Design top, start of the top module:
module top#(       
    parameter FIFO_DEPTH = 16,
    parameter DATA_WIDTH = 32,
    parameter START_NUMBER = 0    
)(
    input  logic        GCLK,
    input  logic        OTG_RESETN,
    input  logic [DATA_WIDTH-1:0] wdatax,
    input  logic [DATA_WIDTH-1:0] wdatay,
    input  logic        validx,
    input  logic        validy,
    input  logic [DATA_WIDTH-1:0] kx_u,
    input  logic [DATA_WIDTH-1:0] bx_u,
    input  logic [DATA_WIDTH-1:0] kx_c,
    input  logic [DATA_WIDTH-1:0] bx_c,
    input  logic [DATA_WIDTH-1:0] ky_u,
    input  logic [DATA_WIDTH-1:0] by_u,
    input  logic [DATA_WIDTH-1:0] ky_c,
    input  logic [DATA_WIDTH-1:0] by_c,
    output logic        sel_1_0,
    output logic        sel_1_1,
    output logic        sel_2_0,
    output logic        sel_2_1,
    output logic        AS2_r,
    output  logic       wready,
    output logic        JB1,
    output logic        JB2,
    output logic        JB3,
    output logic        JB4,
    output logic        JB7,
    output logic        JB8,
    output logic        JB9,
    output logic        JB10,
    output logic        JA1,
    output logic        JA2,
    output logic        JA3,
    output logic        JA4,
    output logic        JA7,
    output logic        JA8,
    output logic        JA9,
    output logic        JA10,
    output logic        JC1_N,
    output logic        JC1_P,
        input logic        JC2_N,
    output logic        JC2_P,
    output logic        JC3_P
);
clock: 4.98 ns
lec_check: 0
cap_margin: 20
core_margin: 2
core_utilization: 60
place_density: 0.6
slew_margin: 20
run.sh (not shown) runs the stock make flow with config.mk's settings and CLKGATE_MAP_FILE=.
The first run reached the layout checks and failed them: setup timing.
Then changed:
Settings changed: CORE_UTILIZATION 60 to 40, SETUP_SLACK_MARGIN set to 2.58.
Clock period 4.98 ns to 9.53 ns, I/O delays scaled along.
=> The new run produced a clean layout. Sequential power decreases by 47%. Via count decreases by 4.0%. Wire length decreases by 3.2%. Count of clock-buffer cells in the layout increases by 12. Maximum frequency is about the same. Synthesized area is unchanged. Final area decreases by 3.5%. Non-clock buffer count decreases by 578. Worst setup slack is better by 4.5 ns. Critical path depth decreases by 2. Die area increases by 49%.
Then changed:
Settings changed: GPL_ROUTABILITY_DRIVEN set to 0, PLACE_DENSITY 0.6 to not set, SETUP_SLACK_MARGIN 2.58 to not set, TNS_END_PERCENT set to 5.
Clock period 9.53 ns to 10.0 ns, I/O delays scaled along.
Effect:
- The new run completed with no timing, DRC or antenna violations
- wire length is lower by 2.4%
- synthesized cell count is unchanged
- cell area is lower by about 3%
- utilization is lower by 1.4 points
- clock-buffer cell count is higher by 12
- setup slack loses 0.68 ns
Then changed:
Settings changed: ABC_AREA set to 1, CORE_UTILIZATION 40 to 72, GPL_ROUTABILITY_DRIVEN 0 to not set, PLACE_DENSITY_LB_ADDON set to 0.28, SETUP_SLACK_MARGIN set to -0.31, TNS_END_PERCENT 5 to not set.
Clock period 10.0 ns to 5.29 ns, I/O delays scaled along.
This time the run ended with an error in global routing (5_1_grt).
Synthesized cell count grows by 25%.
Die area shrinks by 41%.
Area after synthesis came out higher by 5.2%.
Then changed:
Settings changed: ABC_AREA 1 to not set, CORE_UTILIZATION 72 to 40, PLACE_DENSITY set to 0.6, PLACE_DENSITY_LB_ADDON 0.28 to not set, SETUP_SLACK_MARGIN -0.31 to not set.
Clock period 5.29 ns to 9.53 ns, I/O delays scaled along.
With this change the flow ran to the end with no violations.
Synthesized cell count is lower by 20%.
Synthesized area goes down by 5.0%.
Die area increases by 70%.
Then changed:
Clock period 9.53 ns to 10.0 ns, I/O delays scaled along.
After rerunning: The new run finished with timing, DRC and antenna clean; worst setup slack improves by 0.034 ns; register-to-register slack is better by 0.03 ns; routed wire length barely changes; utilization hardly moves; clock-buffer cell count rose by 6.

========
top again, from the RTL that the note above started with.
==> flow/config.mk <==
export PLATFORM = sky130hd
export DESIGN_NAME = top
export DESIGN_NICKNAME = top
export VERILOG_FILES = /design/flow/design.v
export SDC_FILE = /design/flow/constraint.sdc
export NUM_CORES = 4
export LEC_CHECK = 0
export CAP_MARGIN = 20
export CORE_MARGIN = 2
export CORE_UTILIZATION = 72
export CTS_CLUSTER_DIAMETER = 44
export CTS_CLUSTER_SIZE = 40
export PLACE_DENSITY_LB_ADDON = 0.24
export SETUP_SLACK_MARGIN = 1.51
export SLEW_MARGIN = 20
==> flow/constraint.sdc <==
create_clock -name core_clock -period 5.29 [get_ports {GCLK}]
set_input_delay 1.0580 -clock core_clock [delete_from_list [all_inputs] [get_ports {GCLK}]]
set_output_delay 1.0580 -clock core_clock [all_outputs]
set_load 0.01 [all_outputs]
The first run completed, yet does not pass: setup timing.
Next try:
- CTS_CLUSTER_DIAMETER: 44 -> 232
- CTS_CLUSTER_SIZE: 40 -> default
- PLACE_DENSITY: default -> 0.36
- PLACE_DENSITY_LB_ADDON: 0.24 -> default
- SETUP_SLACK_MARGIN: 1.51 -> default
- clock period: 5.29 -> 5.57 ns (I/O delays scaled with it)
The new run finished but fails on setup timing.
Via count shrinks by 2.8%.
Utilization shrinks by 0.95 points.
Wire length shrinks by about 6%.
Design area shrinks by 1.1%.
Synthesized area stays the same.
Next try:
- ABC_AREA: default -> 1
- CTS_CLUSTER_DIAMETER: 232 -> default
- PLACE_DENSITY: 0.36 -> default
- PLACE_DENSITY_LB_ADDON: default -> 0.28
- SETUP_SLACK_MARGIN: default -> 1.37
- clock period: 5.57 -> 5.29 ns (I/O delays scaled with it)
- The new run failed in global routing (5_1_grt) (GRT-0232)
- area after synthesis came out higher by about 5%
- synthesized cell count came out higher by 25%
- die area came out higher by about 5%

========
Starting RTL as in the previous note.
Settings: LEC_CHECK=0, CAP_MARGIN=0, CELL_PAD_IN_SITES_DETAIL_PLACEMENT=1, CELL_PAD_IN_SITES_GLOBAL_PLACEMENT=1, CORE_ASPECT_RATIO=0.74, CORE_MARGIN=6, CORE_UTILIZATION=40, CTS_CLUSTER_SIZE=25, MAX_ROUTING_LAYER=met4, PLACE_DENSITY_LB_ADDON=0.04, SLEW_MARGIN=25; clock period 17.0 ns.
Edit:
==> flow/config.mk (replaced) <==
export PLATFORM = sky130hd
export DESIGN_NAME = top
export DESIGN_NICKNAME = top
export VERILOG_FILES = /design/flow/design.v
export SDC_FILE = /design/flow/constraint.sdc
export NUM_CORES = 4
export LEC_CHECK = 0
export CAP_MARGIN = 5
export CORE_MARGIN = 2
export CORE_UTILIZATION = 72
export SLEW_MARGIN = 20
==> flow/constraint.sdc (replaced) <==
create_clock -name core_clock -period 7.53 [get_ports {GCLK}]
set_input_delay 1.5060 -clock core_clock [delete_from_list [all_inputs] [get_ports {GCLK}]]
set_output_delay 1.5060 -clock core_clock [all_outputs]
set_load 0.01 [all_outputs]
What happened: With this change the flow ran to the end with violations: setup timing; register-to-register slack loses 7.9 ns; total power climbs by 120%; die area is lower by about 46%; fmax climbs by 19%; global-route usage climbs by 14 points.
Edit:
--- a/flow/config.mk
+++ b/flow/config.mk
@@ -8 +8 @@
-export CAP_MARGIN = 5
+export CAP_MARGIN = 20
@@ -10,0 +11,3 @@
+export CTS_CLUSTER_DIAMETER = 31
+export PLACE_DENSITY_LB_ADDON = 0.28
+export SETUP_SLACK_MARGIN = 1.37
==> flow/constraint.sdc (replaced) <==
create_clock -name core_clock -period 5.29 [get_ports {GCLK}]
set_input_delay 1.0580 -clock core_clock [delete_from_list [all_inputs] [get_ports {GCLK}]]
set_output_delay 1.0580 -clock core_clock [all_outputs]
set_load 0.01 [all_outputs]
=> The changed run finished with setup timing left; wire length came out higher by 26%; flip-flop count is unchanged; total power came out higher by 79%; final area came out higher by 7.0%; utilization came out higher by 5.8 points; hold slack loses 0.32 ns; die area stays the same; final cell count came out higher by 3.9%; non-clock buffer count came out higher by 321; via count came out higher by 13%.
Edit:
--- a/flow/config.mk
+++ b/flow/config.mk
@@ -10,4 +10,2 @@
-export CORE_UTILIZATION = 72
-export CTS_CLUSTER_DIAMETER = 31
-export PLACE_DENSITY_LB_ADDON = 0.28
-export SETUP_SLACK_MARGIN = 1.37
+export CORE_UTILIZATION = 44
+export PLACE_DENSITY = 0.6
==> flow/constraint.sdc (replaced) <==
create_clock -name core_clock -period 5.32 [get_ports {GCLK}]
set_input_delay 1.0640 -clock core_clock [delete_from_list [all_inputs] [get_ports {GCLK}]]
set_output_delay 1.0640 -clock core_clock [all_outputs]
set_load 0.01 [all_outputs]
Outcome: The new run finished with setup timing left. Count of clock-buffer cells in the layout decreases by 36. Via count decreases by 14%. Non-clock buffer count increases by 4. Setup slack is better by 0.94 ns.
Power and IR drop assume default switching activity.
